## job 7508
// day3_part2_top
module day3_part2_top( clk, rst, rom_addr, rom_data, sum, done );
Size: about 1500 cells after synthesis, roughly 320 flip-flops, ~57 I/O pins, about 0.013 mm2 of cells after synthesis.
export LEC_CHECK = 0
export ABC_AREA = 0
export CAP_MARGIN = 20
export CORE_ASPECT_RATIO = 0.69
export CORE_MARGIN = 2
export CORE_UTILIZATION = 72
export CTS_CLUSTER_DIAMETER = 371
export CTS_CLUSTER_SIZE = 97
export PLACE_DENSITY = 0.41
export SLEW_MARGIN = 20
create_clock -name core_clock -period 1.83 [get_ports {clk}]
run.sh (not shown) runs the stock make flow with config.mk's settings and CLKGATE_MAP_FILE=.
Job 7508 did not make it past 4_1_cts, where a tool error ended it.
### job 7508 -> job 3899
Settings: PLACE_DENSITY_LB_ADDON now 0.28, previously not set; CTS_CLUSTER_SIZE now 15, was 97; PLACE_DENSITY no longer set, was 0.41; CTS_CLUSTER_DIAMETER now 201, was 371; HOLD_SLACK_MARGIN now -0.09, previously not set; CORE_ASPECT_RATIO no longer set, was 0.69; CORE_UTILIZATION now 70, was 72.
## What came out
The flow ended early for job 3899: it failed with a tool error in 4_1_cts.
Diff job 3899..job 7508 | simple logic cell fraction of the synthesized area | unchanged
Against job 7508 as the reference, job 3899 delivers a lower die boundary width.
Placer congestion estimate essentially unchanged between job 3899 and job 7508.
Delta (job 3899 minus job 7508): number of instances in the placed design has decreased, die height has increased.
In the reports for job 3899 and job 7508, the larger final HPWL from detailed placement belongs to job 7508.
Input changes introduced in job 3515 (baseline for comparison: job 3899):
Settings: PLACE_DENSITY_LB_ADDON removed (was 0.28); HOLD_SLACK_MARGIN removed (was -0.09); CTS_CLUSTER_DIAMETER removed (was 201); CORE_UTILIZATION changed from 70 to 40; ABC_AREA removed (was 0); CTS_CLUSTER_SIZE removed (was 15); the clock period (ns, I/O delays scaled along) changed from 1.83 to 3.29.
--- outcome ---
Summary of job 3515 and job 3899: one run falls short of a clean finish, namely job 3899. Taking job 3899 as the reference, in job 3515 last weighted congestion value of the routability-driven placer lost about 13%; number of cells produced by synthesis neither gained nor lost much; chip footprint picked up an extra 0.014 mm2. Job 3515 against job 3899: die height now sits higher; number of core rows now sits higher. The die extent in x in job 3899 is 0.76 times that in job 3515. Taking job 3515 as 1.0, job 3899 lands at 1.2 on sum of net half-perimeters after detailed placement. For share of synthesized cell area in and, or, nand and nor gates, job 3515 and job 3899 come out practically identical.
[inputs] job 8007 vs job 3515
Settings: CORE_UTILIZATION changed from 40 to 64; the clock period (ns, I/O delays scaled along) changed from 3.29 to 2.7.
==> comparison <==
Of the two values seen for cell with the biggest individual delay on the critical path, fa_1 was produced by job 8007 and a2111oi_4 by job 3515. Clock period minus final worst setup slack was higher in job 3515 than in job 8007. Job 8007 vs job 3515, power group with the largest share: clock vs registers. Job 8007 vs job 3515 on total power of the final layout: job 8007 is the higher one. Higher logic area goes to job 8007 over job 3515. Between job 8007 and job 3515, it is job 8007 whose data-path buffer share of cell area in the final layout is higher, by 3.0 points. Die: job 8007 smaller than job 3515. Of job 8007 and job 3515, the lower combinational share of cell area belongs to job 8007. Number of buffers added by the clock tree synthesis step of job 8007 falls short of that of job 3515 by a few percent. Core utilization up 31 points in job 8007 wrt job 3515. | setup slack | job 8007 vs job 3515 | worse |. Job 8007 against job 3515; sum of net half-perimeters after detailed placement is up by a few percent.
#### Input delta (job 1722 over job 8007)
Settings: setting CTS_CLUSTER_DIAMETER to 203 for the first time; changing CORE_UTILIZATION from 64 to 68; setting ABC_AREA to 0 for the first time; setting CTS_CLUSTER_SIZE to 30 for the first time; changing the clock period (ns, I/O delays scaled along) from 2.7 to 1.87.
## What came out
No final results exist for job 1722, since it was stopped by error DPL-0038 during 5_1_grt.
Diff job 1722 and job 8007: global placement routability congestion higher in job 8007
As far as count of cell types in the netlist goes, job 1722 and job 8007 are indistinguishable; the numbers are identical.
Delta(placed standard-cell area, job 1722 - job 8007) > 0
Power figures rest on the tool's default switching activity, not on a simulated workload.
